Setup of v28:
// shuzizhong
module shuzizhong(
    input wire clk1,         
    input wire reset,        
    input wire ah1,          
    input wire am1,          
    input wire alarm1,       
    input wire en,           
    input wire naozhong,     
    output wire [0:6] shi,       
    output wire [0:6] ge,        
    output wire [0:6] min_shi,   
    output wire [0:6] min_ge,    
    output wire [0:6] sec_shi,   
    output wire [0:6] sec_ge,    
    output wire daodian,     
    output wire audio        
);
Size in the first run: ~160 flip-flops.
Settings: LEC_CHECK=0, CAP_MARGIN=10, CELL_PAD_IN_SITES_DETAIL_PLACEMENT=2, CORE_MARGIN=7, CORE_UTILIZATION=72, CTS_CLUSTER_DIAMETER=118, CTS_CLUSTER_SIZE=20, GPL_ROUTABILITY_DRIVEN=0, GPL_TIMING_DRIVEN=1, HOLD_SLACK_MARGIN=0.16, MAX_ROUTING_LAYER=met5, MIN_ROUTING_LAYER=met1, PLACE_DENSITY=0.37, SLEW_MARGIN=20; clock period 14.2 ns.
run.sh (not shown) runs the stock make flow with config.mk's settings and CLKGATE_MAP_FILE=.
v28 never completed; the flow aborted with a tool error in 3_5_place_dp.
Input changes introduced in v30 (baseline for comparison: v28):
- a deleted CTS_CLUSTER_DIAMETER that had been 118
- an added PLACE_DENSITY_LB_ADDON of 0.1
- a deleted CTS_CLUSTER_SIZE that had been 20
- a deleted MIN_ROUTING_LAYER that had been met1
- a change of HOLD_SLACK_MARGIN from 0.16 to 0.03
- a change of CAP_MARGIN from 10 to 30
- a deleted GPL_TIMING_DRIVEN that had been 1
- a change of CORE_UTILIZATION from 72 to 18
- a deleted GPL_ROUTABILITY_DRIVEN that had been 0
- a change of CORE_MARGIN from 7 to 3
- a deleted PLACE_DENSITY that had been 0.37
- a change of the clock period (ns, I/O delays scaled along) from 14.2 to 33.0
==> results <==
v30: full flow OK, the timing, design-rule and antenna checks passed
FAIL v28 @ 3_5_place_dp: tool exited with error
Summary of v30 over v28: number of flip-flops and latches in the synthesized netlist essentially unchanged, die area went up, horizontal die dimension +about 90%, number of cell instances after yosys synthesis neither gained nor lost much.
Input changes introduced in v27 (baseline for comparison: v30):
- clearing PLACE_DENSITY_LB_ADDON, which used to be 0.1
- swapping 2 for 0 in CELL_PAD_IN_SITES_DETAIL_PLACEMENT
- putting ABC_AREA at 1 where nothing was set
- swapping met5 for met4 in MAX_ROUTING_LAYER
- swapping 18 for 66 in CORE_UTILIZATION
- swapping 3 for 2 in CORE_MARGIN
- swapping 33.0 for 10.7 in the clock period (ns, I/O delays scaled along)
[summary]
The flow for v27 finished, though final verification flagged negative setup slack.
Compared with v30, v27 is hungrier on power.
v27 vs v30 — met3 usage rose 4.8 points.
Higher worst path required time was reported by v30, not v27.
Re total die size: v27 is 72% down on v30.
Count of non-CTS buffers in the layout: v27 vs v30 up 269
Number of clock buffers in the layout | v27 below v30
Fraction of met2 tracks used by global routing (v27 over v30): increase, 44 points
v27 vs v30, number of gates resized after cts went up by 76.
## Diff of input files: v12 against v27
- CTS_CLUSTER_DIAMETER now 196, previously not set
- CAP_MARGIN now 20, was 30
- MAX_ROUTING_LAYER no longer set, was met4
- CELL_PAD_IN_SITES_DETAIL_PLACEMENT no longer set, was 0
- SETUP_SLACK_MARGIN now 2.52, previously not set
- HOLD_SLACK_MARGIN now 0.3, was 0.03
- CTS_CLUSTER_SIZE now 39, previously not set
- CORE_UTILIZATION now 70, was 66
Tool error DPL-0033 stopped v12 during 4_1_cts; no final results. Per the comparison of v12 with v27, number of instances in the placed design fell about 2%, total placed instance area +2.1%, global placement routability congestion shows an increase of about 4%, die area has decreased.
### v12 -> v35
- changing HOLD_SLACK_MARGIN from 0.3 to 0.29
- changing CTS_CLUSTER_SIZE from 39 to 72
- changing CTS_CLUSTER_DIAMETER from 196 to 195
- changing SETUP_SLACK_MARGIN from 2.52 to 2.41
Results
- v35 terminated abnormally: 5_1_grt reported GRT-0116.
- v35 vs. v12: number of distinct library cells after synthesis shows no meaningful change, worst-case setup slack after placement shows an increase of 230 ps, area reported by Yosys stat shows no meaningful change, synthesized cell count shows no meaningful change, post-synthesis area per instance shows no meaningful change.
- Diff v12..v35 | horizontal die dimension | unchanged
- Final weighted congestion in routability-driven placement was higher in v12 than in v35.
- Die size across v35 and v12: no real change.
